Design mat_mul, start of the top module:
module mat_mul #
	(
        parameter integer DIM_LOG = 2,     
        parameter integer DIM = 2**DIM_LOG,
        parameter integer SIZE = DIM*DIM,
        parameter integer SIZE_LOG = 2*DIM_LOG,
        parameter integer DATA_WIDTH = 32
    )
    (
		input wire  s00_axi_aclk,
		input wire  s00_axi_aresetn,
		output wire  s00_axis_tready,
		input wire [DATA_WIDTH-1 : 0] s00_axis_tdata,
		input wire  s00_axis_tlast,
        input wire  s00_axis_tvalid,
		output wire  m00_axis_tvalid,
        output wire [DATA_WIDTH-1 : 0] m00_axis_tdata,
        output wire [(DATA_WIDTH/8)-1 : 0] m00_axis_tstrb,
        output wire  m00_axis_tlast,
        input wire  m00_axis_tready,
        input wire sel,
        input wire start
    );
	reg busy;               
	reg item_done;          
	reg matrix_done;        
	reg start_transfer;     
	reg transfer;           
	reg last_transfer;      
	reg mac_enable;         
    reg [DATA_WIDTH-1 : 0] mem_A [0 : SIZE-1];  
    reg [DATA_WIDTH-1 : 0] mem_B [0 : SIZE-1];  
    reg [DATA_WIDTH-1 : 0] mem_R [0 : SIZE-1];  
    reg [DATA_WIDTH-1 : 0] mat_A;    
    reg [DATA_WIDTH-1 : 0] mat_B;    
    reg [DATA_WIDTH-1 : 0] mat_R;    
    reg [SIZE_LOG-1 : 0] addr_stream_in;     
    reg [SIZE_LOG-1 : 0] addr_stream_out;    
    wire [SIZE_LOG-1 : 0] addr_A;    
  ...
For scale: roughly 4400 cells after synthesis, ~1700 flip-flops, roughly 0.080 mm² of cells after synthesis.
export LEC_CHECK = 0
export CAP_MARGIN = 20
export CORE_MARGIN = 2
export CORE_UTILIZATION = 40
export PLACE_DENSITY = 0.6
export SLEW_MARGIN = 20
create_clock -name core_clock -period 10.0 [get_ports {s00_axi_aclk}]
run.sh (not shown) runs the stock make flow with config.mk's settings and CLKGATE_MAP_FILE=.
Change:
ABC_AREA = 1   (was unset)
CORE_UTILIZATION = 70   (was 40)
CTS_CLUSTER_SIZE = 93   (was unset)
clock period = 6.05 ns   (was 10.0 ns; I/O delays follow)
After rerunning:
- With this change the flow finished with negative setup slack left
- via count rose by 37%
- cell area rose by 6.0%
- cell count rose by 21%
- wire length rose by about 8%
- sequential share of layout area fell by 3.2 points
- count of clock-buffer cells in the layout fell by 4
- synthesized cell count rose by 56%
- hold slack improves by 53 ps
- synthesized area rose by about 5%

---

Starting RTL as in the previous note.
Design mat_mul, start of the top module:
module mat_mul #
	(
        parameter integer DIM_LOG = 2,     
        parameter integer DIM = 2**DIM_LOG,
        parameter integer SIZE = DIM*DIM,
        parameter integer SIZE_LOG = 2*DIM_LOG,
        parameter integer DATA_WIDTH = 32
    )
    (
		input wire  s00_axi_aclk,
		input wire  s00_axi_aresetn,
		output wire  s00_axis_tready,
		input wire [DATA_WIDTH-1 : 0] s00_axis_tdata,
		input wire  s00_axis_tlast,
        input wire  s00_axis_tvalid,
		output wire  m00_axis_tvalid,
        output wire [DATA_WIDTH-1 : 0] m00_axis_tdata,
        output wire [(DATA_WIDTH/8)-1 : 0] m00_axis_tstrb,
        output wire  m00_axis_tlast,
        input wire  m00_axis_tready,
        input wire sel,
        input wire start
    );
clock: 6.76 ns
lec_check: 0
cap_margin: 20
cell_pad_in_sites_detail_placement: 1
cell_pad_in_sites_global_placement: 3
core_margin: 2
core_utilization: 30
cts_cluster_size: 54
gpl_routability_driven: 1
gpl_timing_driven: 0
min_routing_layer: met2
place_density_lb_addon: 0.12
slew_margin: 20
tns_end_percent: 90
The starting point completed and failed the layout checks on negative setup slack.
Rerun with:
==> flow/config.mk (replaced) <==
export PLATFORM = sky130hd
export DESIGN_NAME = mat_mul
export DESIGN_NICKNAME = mat_mul
export VERILOG_FILES = /design/flow/design.v
export SDC_FILE = /design/flow/constraint.sdc
export NUM_CORES = 4
export LEC_CHECK = 0
export CAP_MARGIN = 20
export CORE_MARGIN = 2
export CORE_UTILIZATION = 40
export PLACE_DENSITY = 0.6
export SLEW_MARGIN = 20
==> flow/constraint.sdc (replaced) <==
create_clock -name core_clock -period 8.65 [get_ports {s00_axi_aclk}]
set_input_delay 1.7300 -clock core_clock [delete_from_list [all_inputs] [get_ports {s00_axi_aclk}]]
set_output_delay 1.7300 -clock core_clock [all_outputs]
set_load 0.01 [all_outputs]
Outcome:
- With this change the flow went through all stages and came out clean
- maximum frequency came out lower slightly
- synthesized cell count stays the same
- design area came out lower by a few percent
- final cell count came out lower by about a fifth
- hold slack is worse by 0.013 ns
- worst setup slack is better by 1.8 ns
- area after synthesis stays the same
- routed wire length came out lower by a quarter to a third

---

The RTL this note starts from:
==> flow/design.v <==
`timescale 1ns / 1ps
module mat_mul #
	(
        parameter integer DIM_LOG = 2,     
        parameter integer DIM = 2**DIM_LOG,
        parameter integer SIZE = DIM*DIM,
        parameter integer SIZE_LOG = 2*DIM_LOG,
        parameter integer DATA_WIDTH = 32
    )
    (
		input wire  s00_axi_aclk,
		input wire  s00_axi_aresetn,
		output wire  s00_axis_tready,
		input wire [DATA_WIDTH-1 : 0] s00_axis_tdata,
		input wire  s00_axis_tlast,
        input wire  s00_axis_tvalid,
		output wire  m00_axis_tvalid,
        output wire [DATA_WIDTH-1 : 0] m00_axis_tdata,
        output wire [(DATA_WIDTH/8)-1 : 0] m00_axis_tstrb,
        output wire  m00_axis_tlast,
        input wire  m00_axis_tready,
        input wire sel,
        input wire start
    );
	reg busy;               
	reg item_done;          
	reg matrix_done;        
	reg start_transfer;     
	reg transfer;           
	reg last_transfer;      
	reg mac_enable;         
    reg [DATA_WIDTH-1 : 0] mem_A [0 : SIZE-1];  
    reg [DATA_WIDTH-1 : 0] mem_B [0 : SIZE-1];  
    reg [DATA_WIDTH-1 : 0] mem_R [0 : SIZE-1];  
    reg [DATA_WIDTH-1 : 0] mat_A;    
    reg [DATA_WIDTH-1 : 0] mat_B;    
    reg [DATA_WIDTH-1 : 0] mat_R;    
    reg [SIZE_LOG-1 : 0] addr_stream_in;     
    reg [SIZE_LOG-1 : 0] addr_stream_out;    
    wire [SIZE_LOG-1 : 0] addr_A;    
    wire [SIZE_LOG-1 : 0] addr_B;    
    reg [SIZE_LOG-1 : 0] addr_R;     
    reg [DIM_LOG-1 : 0] row_cnt;     
    reg [DIM_LOG-1 : 0] col_cnt;     
    reg [DIM_LOG-1 : 0] tmp_cnt;     
    wire [DATA_WIDTH-1 : 0] mad;     
    reg [DATA_WIDTH-1 : 0] mac;      
    assign s00_axis_tready = !busy && !transfer && !start_transfer;  
    always @ (posedge s00_axi_aclk) begin
        if (!s00_axi_aresetn || s00_axis_tlast)
            addr_stream_in <= 0;
        else if (s00_axis_tready && s00_axis_tvalid)  
            addr_stream_in <= addr_stream_in + 1 ;  
    end
    always @ (posedge s00_axi_aclk) begin 
        if (!busy && !transfer && !start_transfer && s00_axis_tready && s00_axis_tvalid && !sel)  
            mem_A [addr_stream_in] <= s00_axis_tdata;
        if (busy)  
            mat_A <= mem_A [addr_A];
    end
    always @ (posedge s00_axi_aclk) begin
        if (!busy && !transfer && !start_transfer && s00_axis_tready && s00_axis_tvalid && sel)  
            mem_B [addr_stream_in] <= s00_axis_tdata;
        if (busy)  
            mat_B <= mem_B [addr_B];
    end
    assign m00_axis_tstrb = 4'hf;    
    assign m00_axis_tdata = mat_R;        
    assign m00_axis_tlast = last_transfer;        
    assign m00_axis_tvalid = transfer;       
    wire load_R = start_transfer || (transfer && m00_axis_tready && !last_transfer);
    always @ (posedge s00_axi_aclk) begin
        if (!s00_axi_aresetn || busy )  
            addr_stream_out <= 0;
        else if (load_R)  
            addr_stream_out <= addr_stream_out + 1 ;  
    end
    always @ (posedge s00_axi_aclk) begin
        if (!s00_axi_aresetn)
            start_transfer <= 0;
        else
            start_transfer <= matrix_done ;  
    end
    always @ (posedge s00_axi_aclk) begin
        if (!s00_axi_aresetn || (last_transfer && m00_axis_tready) )  
            transfer <= 0;
        else if (start_transfer)  
            transfer <= 1;
    end
    always @ (posedge s00_axi_aclk) begin
        if (!s00_axi_aresetn)
            last_transfer <= 0;
        else if (load_R)
            last_transfer <= (addr_stream_out == SIZE - 1) ;
        else if (transfer && m00_axis_tready)
            last_transfer <= 0;  
    end
    always @ (posedge s00_axi_aclk) begin
        if (item_done)  
            mem_R [addr_R] <= mad;  
        if (load_R)  
            mat_R <= mem_R [addr_stream_out];
    end
    always @ (posedge s00_axi_aclk) begin
        if (!s00_axi_aresetn || matrix_done )  
            busy <= 0;
        else if (start)  
            busy <= 1'b1;
    end
    always @ (posedge s00_axi_aclk) begin
        if (!s00_axi_aresetn)
            item_done <= 0;
        else
            item_done <= (tmp_cnt == DIM - 1) ;  
    end
    always @ (posedge s00_axi_aclk) begin
        if (!s00_axi_aresetn)
            matrix_done <= 0;
        else
            matrix_done <= (col_cnt == DIM-1) && (row_cnt == DIM-1) && (tmp_cnt == DIM-1) ;  
    end
    always @ (posedge s00_axi_aclk) begin
        if (!s00_axi_aresetn || (tmp_cnt == DIM ) || start )  
            tmp_cnt <= 0;
        else if (busy)  
            tmp_cnt <= tmp_cnt + 1;
    end
    always @ (posedge s00_axi_aclk) begin
        if (!s00_axi_aresetn || col_cnt==DIM && tmp_cnt==DIM || start )  
            col_cnt <= 0;
        else if (tmp_cnt==DIM -1 && col_cnt<DIM)  
            col_cnt <= col_cnt + 1;
    end
    always @ (posedge s00_axi_aclk) begin
        if (!s00_axi_aresetn || row_cnt==DIM && col_cnt==DIM && tmp_cnt==DIM || start )  
            row_cnt <= 0;
        else if (tmp_cnt==DIM -1 && col_cnt==DIM-1 && row_cnt<DIM)  
            row_cnt <= row_cnt + 1;
    end
    assign addr_A = row_cnt * DIM + tmp_cnt ;  
    assign addr_B = tmp_cnt * DIM + col_cnt ;  
    always @ (posedge s00_axi_aclk) begin
        if (!s00_axi_aresetn || start)
            addr_R <= 0;
        else if (item_done)  
            addr_R <= addr_R + 1;  
    end
    assign mad = mat_A * mat_B + mac;
    always @ (posedge s00_axi_aclk) begin
       if (!s00_axi_aresetn || item_done || start )  
           mac <= 0;
       else if (mac_enable)
           mac <= mad ;  
    end
    always @ (posedge s00_axi_aclk) begin
       if (!s00_axi_aresetn)
           mac_enable <= 0;
       else
           mac_enable <= busy ;  
    end
endmodule
Settings: LEC_CHECK=0, ABC_AREA=1, CAP_MARGIN=20, CORE_ASPECT_RATIO=1.46, CORE_MARGIN=2, CORE_UTILIZATION=72, PLACE_DENSITY=0.6, SLEW_MARGIN=20; clock period 5.38 ns.
The baseline finished but failed the layout checks on setup timing.
Rerun with:
--- a/flow/config.mk
+++ b/flow/config.mk
@@ -6,9 +6,8 @@
 export NUM_CORES = 4
 export LEC_CHECK = 0
-export ABC_AREA = 1
+export ABC_AREA = 0
 export CAP_MARGIN = 20
-export CORE_ASPECT_RATIO = 1.46
 export CORE_MARGIN = 2
 export CORE_UTILIZATION = 72
-export PLACE_DENSITY = 0.6
+export CTS_CLUSTER_SIZE = 90
 export SLEW_MARGIN = 20
==> flow/constraint.sdc (replaced) <==
create_clock -name core_clock -period 5.9 [get_ports {s00_axi_aclk}]
set_input_delay 1.1800 -clock core_clock [delete_from_list [all_inputs] [get_ports {s00_axi_aclk}]]
set_output_delay 1.1800 -clock core_clock [all_outputs]
set_load 0.01 [all_outputs]
The new run finished with setup timing left.
Synthesized area went down by a few percent.
Core utilization went up by 0.69 points.
Via count went down by about a fifth.
Flip-flop count is unchanged.
Fmax went down by a few percent.
Critical path depth went down by 2.
Global-route usage went up by 5.4 points.
Non-clock buffer count went down by 21.
First-iteration DRC count went up by about a fifth.
Rerun with:
--- a/flow/config.mk
+++ b/flow/config.mk
@@ -6,8 +6,7 @@
 export NUM_CORES = 4
 export LEC_CHECK = 0
-export ABC_AREA = 0
 export CAP_MARGIN = 20
 export CORE_MARGIN = 2
-export CORE_UTILIZATION = 72
-export CTS_CLUSTER_SIZE = 90
+export CORE_UTILIZATION = 40
+export PLACE_DENSITY = 0.6
 export SLEW_MARGIN = 20
==> flow/constraint.sdc (replaced) <==
create_clock -name core_clock -period 5.61 [get_ports {s00_axi_aclk}]
set_input_delay 1.1220 -clock core_clock [delete_from_list [all_inputs] [get_ports {s00_axi_aclk}]]
set_output_delay 1.1220 -clock core_clock [all_outputs]
set_load 0.01 [all_outputs]
The changed run finished but failed the layout checks on setup timing.
Count of clock-buffer cells in the layout rises by 15.
Cell area is higher by 2.1%.
Critical path depth went down by 1.
Worst setup slack got worse by 0.29 ns.
Routed wire length falls by 16%.
Flip-flop count is unchanged.
Rerun with:
--- a/flow/config.mk
+++ b/flow/config.mk
@@ -8,5 +8,5 @@
 export CAP_MARGIN = 20
 export CORE_MARGIN = 2
-export CORE_UTILIZATION = 40
+export CORE_UTILIZATION = 69
 export PLACE_DENSITY = 0.6
 export SLEW_MARGIN = 20
==> flow/constraint.sdc (replaced) <==
create_clock -name core_clock -period 5.38 [get_ports {s00_axi_aclk}]
set_input_delay 1.0760 -clock core_clock [delete_from_list [all_inputs] [get_ports {s00_axi_aclk}]]
set_output_delay 1.0760 -clock core_clock [all_outputs]
set_load 0.01 [all_outputs]
- The new run ran to the end with violations: setup timing
- sequential share of layout area increases by 1.0 points
- clock skew drops by 0.0070 ns
- core utilization came out higher by 33 points
- global-route usage rises by 18 points
Rerun with:
--- a/flow/config.mk
+++ b/flow/config.mk
@@ -8,5 +8,6 @@
 export CAP_MARGIN = 20
 export CORE_MARGIN = 2
-export CORE_UTILIZATION = 69
+export CORE_UTILIZATION = 40
 export PLACE_DENSITY = 0.6
+export SETUP_SLACK_MARGIN = 2.55
 export SLEW_MARGIN = 20
==> flow/constraint.sdc (replaced) <==
create_clock -name core_clock -period 8.65 [get_ports {s00_axi_aclk}]
set_input_delay 1.7300 -clock core_clock [delete_from_list [all_inputs] [get_ports {s00_axi_aclk}]]
set_output_delay 1.7300 -clock core_clock [all_outputs]
set_load 0.01 [all_outputs]
Effect: The new run passed the timing, design-rule and antenna checks. Non-clock buffer count fell by 38. Count of clock-buffer cells in the layout grows by 11. Utilization is lower by 32 points.
Rerun with:
--- a/flow/config.mk
+++ b/flow/config.mk
@@ -8,6 +8,5 @@
 export CAP_MARGIN = 20
 export CORE_MARGIN = 2
-export CORE_UTILIZATION = 40
+export CORE_UTILIZATION = 65
 export PLACE_DENSITY = 0.6
-export SETUP_SLACK_MARGIN = 2.55
 export SLEW_MARGIN = 20
==> flow/constraint.sdc (replaced) <==
create_clock -name core_clock -period 7.48 [get_ports {s00_axi_aclk}]
set_input_delay 1.4960 -clock core_clock [delete_from_list [all_inputs] [get_ports {s00_axi_aclk}]]
set_output_delay 1.4960 -clock core_clock [all_outputs]
set_load 0.01 [all_outputs]
Result: The new run completed with no timing, DRC or antenna violations; worst setup slack is worse by 1.4 ns; sequential share of layout area increases by 2.6 points; synthesized cell count is unchanged.
